==> branch cedar <==
## usb_top_level
module usb_top_level(
    input logic clk,
    input logic n_rst,
    input logic hsel,
    input logic [3:0] haddr,
    input logic [1:0] htrans,
    input logic  [1:0] hsize,
    input logic hwrite,
    input logic [31:0] hwdata,
    output logic [31:0] hrdata,
    output logic hresp,
    output logic hready,
    output logic d_mode,
    input logic d_plus_in,
    input logic d_minus_in,
    output logic d_plus_out,
    output logic d_minus_out,
    output logic [6:0] buffer_occupancy,
    output logic get_rx_data,
    output logic [3:0] tx_packet,
    output logic tx_transfer_active
);
logic [3:0] rx_packet;
logic rx_data_ready;
logic rx_transfer_active;
logic rx_error;
logic store_rx_packet_data;
logic [7:0] rx_packet_data;
logic flush;
logic [7:0] rx_data;
logic store_tx_data;
logic [7:0] tx_data;
logic clear;
logic tx_error;
logic get_tx_packet_data;
logic [7:0] tx_packet_data;
ahb_slave AHB_SLAVE(
    .clk(clk),
    .n_rst(n_rst),
    .hsel(hsel),
    .hwrite(hwrite),
    .hsize(hsize),
    .haddr(haddr),
    .htrans(htrans),
    .hwdata(hwdata),
    .hrdata(hrdata),
    .hresp(hresp),
    .hready(hready),
    .dmode(d_mode),
    .rx_packet(rx_packet),
    .rx_data_ready(rx_data_ready),
    .rx_transfer_active(rx_transfer_active),
    .rx_error(rx_error),
    .buffer_occupancy(buffer_occupancy),
    .rx_data(rx_data),
    .get_rx_data(get_rx_data),
    .store_tx_data(store_tx_data),
    .tx_data(tx_data),
    .clear(clear),
    .tx_packet(tx_packet),
    .tx_transfer_active(tx_transfer_active),
    .tx_error(tx_error)
);
buffer BUFFER(
    .clk(clk),
    .n_rst(n_rst),
    .store_tx_data(store_tx_data),
    .store_rx_packet_data(store_rx_packet_data),
    .get_rx_data(get_rx_data),
    .get_tx_packet_data(get_tx_packet_data),
    .tx_data(tx_data),
    .rx_packet_data(rx_packet_data),
    .clear(clear),
    .flush(flush),
    .buffer_occupancy(buffer_occupancy),
    .rx_data(rx_data),
    .tx_packet_data(tx_packet_data)
);
usb_transmitter TRANSMITTER(
    .clk(clk),
    .n_rst(n_rst),
    .buffer_occupancy(buffer_occupancy),
    .tx_packet(tx_packet),
    .tx_packet_data(tx_packet_data),
    .get_tx_packet_data(get_tx_packet_data),
    .tx_transfer_active(tx_transfer_active),
    .tx_error(tx_error),
    .d_plus_out(d_plus_out),
  ...
clock: 3.7 ns
lec_check: 0
cap_margin: 20
core_margin: 2
core_utilization: 72
cts_cluster_diameter: 355
cts_cluster_size: 20
place_density_lb_addon: 0.26
setup_slack_margin: -0.25
slew_margin: 20
run.sh (not shown) runs the stock make flow with config.mk's settings and CLKGATE_MAP_FILE=.
==> branch sierra: changes against branch cedar <==
- CORE_UTILIZATION: 72 -> 53
- CTS_CLUSTER_DIAMETER: 355 -> not set
- CTS_CLUSTER_SIZE: 20 -> not set
- PLACE_DENSITY_LB_ADDON: 0.26 -> not set
- SETUP_SLACK_MARGIN: -0.25 -> not set
==> flow/constraint.sdc (replaced) <==
create_clock -name core_clock -period 6.66 [get_ports {clk}]
set_input_delay 1.3320 -clock core_clock [delete_from_list [all_inputs] [get_ports {clk}]]
set_output_delay 1.3320 -clock core_clock [all_outputs]
set_load 0.01 [all_outputs]
==> branch zinc: changes against branch cedar <==
- PLACE_DENSITY_LB_ADDON: 0.26 -> 0.22
- SETUP_SLACK_MARGIN: -0.25 -> 1.1
==> branch willow: changes against branch cedar <==
- CORE_UTILIZATION: 72 -> 45
- CTS_CLUSTER_DIAMETER: 355 -> not set
- CTS_CLUSTER_SIZE: 20 -> not set
- PLACE_DENSITY_LB_ADDON: 0.26 -> not set
- SETUP_SLACK_MARGIN: -0.25 -> not set
==> flow/constraint.sdc (replaced) <==
create_clock -name core_clock -period 6.66 [get_ports {clk}]
set_input_delay 1.3320 -clock core_clock [delete_from_list [all_inputs] [get_ports {clk}]]
set_output_delay 1.3320 -clock core_clock [all_outputs]
set_load 0.01 [all_outputs]
==> results <==
Total antenna diodes in the routed design: branch willow 5; branch cedar 5; branch sierra 0; branch zinc -
Sum of routed wire length over all layers: branch willow 157000 um; branch cedar 172000 um; branch sierra 155000 um; branch zinc -
Sequential share of power: branch willow 40.4%; branch cedar 44.7%; branch sierra 41.1%; branch zinc -
Cells resized by post-CTS repair: branch willow 0; branch cedar 12; branch sierra 0; branch zinc 490
Clock buffers: branch willow 133; branch cedar 72; branch sierra 132; branch zinc -
Storage cell area: branch willow 0.0203 mm2; branch cedar 0.0203 mm2; branch sierra 0.0203 mm2; branch zinc -
Maximum cell stage delay along the critical path: branch willow 0.88 ns; branch cedar 0.66 ns; branch sierra 0.66 ns; branch zinc -
Worst-case register-to-register setup slack: branch willow 1.87 ns; branch cedar -0.52 ns; branch sierra 1.96 ns; branch zinc -
Clock latency of the later-clocked register in the worst-skew pair: branch willow 0.67 ns; branch cedar 0.67 ns; branch sierra 0.68 ns; branch zinc -
Worst min-delay path startpoint: branch willow RECEIVER.SYNC_LOW.meta; branch cedar -; branch sierra RECEIVER.SYNC_LOW.meta; branch zinc -
Core ar.: branch willow 0.0899 mm2; branch cedar 0.0562 mm2; branch sierra 0.0759 mm2; branch zinc 0.0562 mm2
Post-placement setup slack: branch willow 1.28 ns; branch cedar -0.238 ns; branch sierra 1.22 ns; branch zinc -0.0950 ns
Outcome: branch willow no timing/DRC/antenna violations; branch cedar failed layout checks; branch sierra no timing/DRC/antenna violations; branch zinc did not finish
Stage where the flow stopped: branch willow -; branch cedar -; branch sierra -; branch zinc global routing (5_1_grt)
Layout check failures: branch willow -; branch cedar setup timing; branch sierra -; branch zinc -
Capturing instance or port of the critical path: branch willow buffer_occupancy[6]; branch cedar TRANSMITTER.pts_sr_8_lsb.CORE.parallel_out[5]; branch sierra buffer_occupancy[6]; branch zinc -
Startpoint-to-endpoint class of the critical path: branch willow flop to primary output; branch cedar flop to flop; branch sierra flop to primary output; branch zinc -
Number of remaining DRC errors: branch willow 0; branch cedar 0; branch sierra 0; branch zinc -
Weighted congestion at the end of routability-driven global placement: branch willow 1.01; branch cedar 1.12; branch sierra 1.01; branch zinc 1.11
Fraction of power spent switching nets: branch willow 34.5%; branch cedar 37.9%; branch sierra 34.9%; branch zinc -
Clock tree from TritonCTS: branch willow yes; branch cedar yes; branch sierra yes; branch zinc -
Final worst clock skew: branch willow 0.0367 ns; branch cedar 0.0420 ns; branch sierra 0.0502 ns; branch zinc -
Power Dens Cells: branch willow 332 mW/mm2; branch cedar 536 mW/mm2; branch sierra 330 mW/mm2; branch zinc -
Critical-path maximum fanout: branch willow 24; branch cedar 26; branch sierra 41; branch zinc -
Overall Power: branch willow 15.3 mW; branch cedar 24.8 mW; branch sierra 15.1 mW; branch zinc -
Antenna violation net count after detailed routing: branch willow 0; branch cedar 0; branch sierra 0; branch zinc -
Topmost layer with routed signal wires: branch willow met5; branch cedar met5; branch sierra met5; branch zinc -

* * *

==> job 7038 <==
Starting RTL as in the previous note.
clock: 8.44 ns
lec_check: 0
abc_area: 0
cap_margin: 10
cell_pad_in_sites_detail_placement: 2
cell_pad_in_sites_global_placement: 1
core_aspect_ratio: 0.66
core_margin: 2
core_utilization: 34
cts_cluster_size: 72
gpl_routability_driven: 0
gpl_timing_driven: 0
hold_slack_margin: -0.09
max_routing_layer: met5
min_routing_layer: met2
place_density: 0.88
setup_slack_margin: 0.2
slew_margin: 25
==> job 7528: changes against job 7038 <==
- ABC_AREA: 0 -> not set
- CAP_MARGIN: 10 -> 20
- CELL_PAD_IN_SITES_DETAIL_PLACEMENT: 2 -> not set
- CELL_PAD_IN_SITES_GLOBAL_PLACEMENT: 1 -> not set
- CORE_ASPECT_RATIO: 0.66 -> not set
- CORE_UTILIZATION: 34 -> 68
- CTS_CLUSTER_SIZE: 72 -> 50
- GPL_ROUTABILITY_DRIVEN: 0 -> not set
- GPL_TIMING_DRIVEN: 0 -> not set
- HOLD_SLACK_MARGIN: -0.09 -> not set
- MAX_ROUTING_LAYER: met5 -> not set
- MIN_ROUTING_LAYER: met2 -> not set
- PLACE_DENSITY: 0.88 -> not set
- SETUP_SLACK_MARGIN: 0.2 -> not set
- SLEW_MARGIN: 25 -> 20
==> flow/constraint.sdc (replaced) <==
create_clock -name core_clock -period 7.61 [get_ports {clk}]
set_input_delay 1.5220 -clock core_clock [delete_from_list [all_inputs] [get_ports {clk}]]
set_output_delay 1.5220 -clock core_clock [all_outputs]
set_load 0.01 [all_outputs]
==> job 1761: changes against job 7038 <==
- CAP_MARGIN: 10 -> 40
- CELL_PAD_IN_SITES_DETAIL_PLACEMENT: 2 -> not set
- CELL_PAD_IN_SITES_GLOBAL_PLACEMENT: 1 -> not set
- CORE_ASPECT_RATIO: 0.66 -> 1.22
- GPL_ROUTABILITY_DRIVEN: 0 -> 1
- HOLD_SLACK_MARGIN: -0.09 -> not set
- MAX_ROUTING_LAYER: met5 -> not set
- MIN_ROUTING_LAYER: met2 -> not set
- SLEW_MARGIN: 25 -> 30
==> comparison table <==
	job 7528	job 1761	job 7038
Power in the clock group	4.16 mW	4.38 mW	-
Detailed-route via count	39.5k	41.4k	-
Worst hold path endpoint	AHB_SLAVE.slavedata[36]$_DFF_PN0_	RECEIVER.SYNC_HIGH.sync_out$_DFF_PN1_	-
Number of nets with antenna violations after detailed routing	0	0	-
Status	complete, no violations	complete, no violations	did not finish
Stage where the flow stopped	-	-	5_1_grt
Total iterations of the first detailed-routing run	27	7	-
CP endpoint kind	primary output	primary output	-
Comb pwr	3.35 mW	3.48 mW	-
Number of cells traversed by the worst hold path	0	0	-
Comb gate area	0.0190 mm²	0.0189 mm²	-
Top layer used by detailed routing	met5	met5	-
Ratio of final minimum period to clock period	77.9%	79.7%	-
Die height	249 µm	386 µm	285 µm
Clk_buf instances	121	118	-
Final non-filler cell total	5429	6583	-
Final weighted congestion in routability-driven placement	1.06	1.11	-
Share of cell area taken by flip-flops and latches	45.0%	42.2%	-
Number of well taps	773	1562	-
Overall routed net length	159000 µm	230000 µm	-
Count of inverters not on the clock network in the layout	81	81	-
Horizontal die dimension	249 µm	317 µm	430 µm
No activity file was given, so power comes from the tool's default toggle rates.
